// pow_5_pipe
module pow_5_pipe
(
    input             clock,
    input      [17:0] n,
    output reg [17:0] n_pow_5
);
make LEC_CHECK=0 ABC_AREA=1 CAP_MARGIN=20 CELL_PAD_IN_SITES_GLOBAL_PLACEMENT=2 CORE_ASPECT_RATIO=1.4 CORE_MARGIN=10 CORE_UTILIZATION=41 GPL_ROUTABILITY_DRIVEN=0 MAX_ROUTING_LAYER=met4 MIN_ROUTING_LAYER=met2 PLACE_DENSITY_LB_ADDON=0.14 SLEW_MARGIN=20 TNS_END_PERCENT=90 finish   # period 11.2 ns
run.sh (not shown) runs the stock make flow with config.mk's settings and CLKGATE_MAP_FILE=.
Next try:
Settings changed: CELL_PAD_IN_SITES_GLOBAL_PLACEMENT 2 to not set, CORE_ASPECT_RATIO 1.4 to not set, CORE_MARGIN 10 to 2, CORE_UTILIZATION 41 to 64, GPL_ROUTABILITY_DRIVEN 0 to not set, MIN_ROUTING_LAYER met2 to not set, PLACE_DENSITY_LB_ADDON 0.14 to not set, TNS_END_PERCENT 90 to 5.
Clock period 11.2 ns to 3.96 ns, I/O delays scaled along.
Effect: Now the flow finished but fails on negative setup slack; wire length decreases by 7.6%; clock-buffer cell count climbs by 1; cell count came out higher by about 2%; via count is lower by about 20%; global-route usage is higher by 2.5 points; die area shrinks by 43%; cell area grows by 14%.


pow_5_pipe again, from the RTL that the note above started with.
==> flow/config.mk <==
export PLATFORM = sky130hd
export DESIGN_NAME = pow_5_pipe
export DESIGN_NICKNAME = pow_5_pipe
export VERILOG_FILES = /design/flow/design.v
export SDC_FILE = /design/flow/constraint.sdc
export NUM_CORES = 4
export LEC_CHECK = 0
export ABC_AREA = 0
export CAP_MARGIN = 40
export CORE_ASPECT_RATIO = 0.91
export CORE_MARGIN = 2
export CORE_UTILIZATION = 72
export CTS_CLUSTER_SIZE = 22
export PLACE_DENSITY_LB_ADDON = 0.04
export SETUP_SLACK_MARGIN = 0.19
export SLEW_MARGIN = 20
==> flow/constraint.sdc <==
create_clock -name core_clock -period 5.37 [get_ports {clock}]
set_input_delay 1.0740 -clock core_clock [delete_from_list [all_inputs] [get_ports {clock}]]
set_output_delay 1.0740 -clock core_clock [all_outputs]
set_load 0.01 [all_outputs]
The first run completed with no timing, DRC or antenna violations.
==> next run, changes <==
- CORE_ASPECT_RATIO: 0.91 -> default
- CTS_CLUSTER_SIZE: 22 -> default
- PLACE_DENSITY: default -> 0.78
- PLACE_DENSITY_LB_ADDON: 0.04 -> default
- clock period: 5.37 -> 5.04 ns (I/O delays scaled with it)
=>
- With this change the flow finished but fails on setup timing
- register-to-register slack gets worse by 0.20 ns
- cell area increases by 6.2%
- global-route usage climbs by 0.49 points
- clock-buffer cell count does not change
- non-clock buffer count is higher by 86
- cell count rose by 3.6%
- routed wire length came out higher by 13%
==> next run, changes <==
- ABC_AREA: 0 -> default
- CAP_MARGIN: 40 -> 20
- CORE_UTILIZATION: 72 -> 40
- PLACE_DENSITY: 0.78 -> default
- SETUP_SLACK_MARGIN: 0.19 -> default
- clock period: 5.04 -> 5.21 ns (I/O delays scaled with it)
The new run completed and failed the layout checks on setup timing. Clock skew is lower by 0.0038 ns. Synthesized cell count does not change.
==> next run, changes <==
- MAX_ROUTING_LAYER: default -> met4
- SETUP_SLACK_MARGIN: default -> 1.39
- clock period: 5.21 -> 6.4 ns (I/O delays scaled with it)
After rerunning:
- Now the flow passed the timing, DRC and antenna checks
- final area decreases slightly
- area after synthesis does not change
- worst setup slack gains 1.2 ns
- count of clock-buffer cells in the layout increases by 2
- die size is unchanged
- global-route usage increases by 0.33 points
- hold slack loses 0.0049 ns
- sequential cell count is unchanged
- clock skew increases by 0.0030 ns
==> next run, changes <==
- CORE_MARGIN: 2 -> 9
- CTS_CLUSTER_DIAMETER: default -> 264
- CTS_CLUSTER_SIZE: default -> 100
- MAX_ROUTING_LAYER: met4 -> default
- SETUP_SLACK_MARGIN: 1.39 -> default
=> Global-route usage is lower by 3.3 points. Setup slack got worse by 0.83 ns. Cell area is lower by a few percent. Via count is lower by a few percent. Core utilization is lower by 1.9 points. Cell count is lower slightly. Register-to-register slack got worse by 0.52 ns. Count of clock-buffer cells in the layout is lower by 2. Non-clock buffer count is lower by 43.
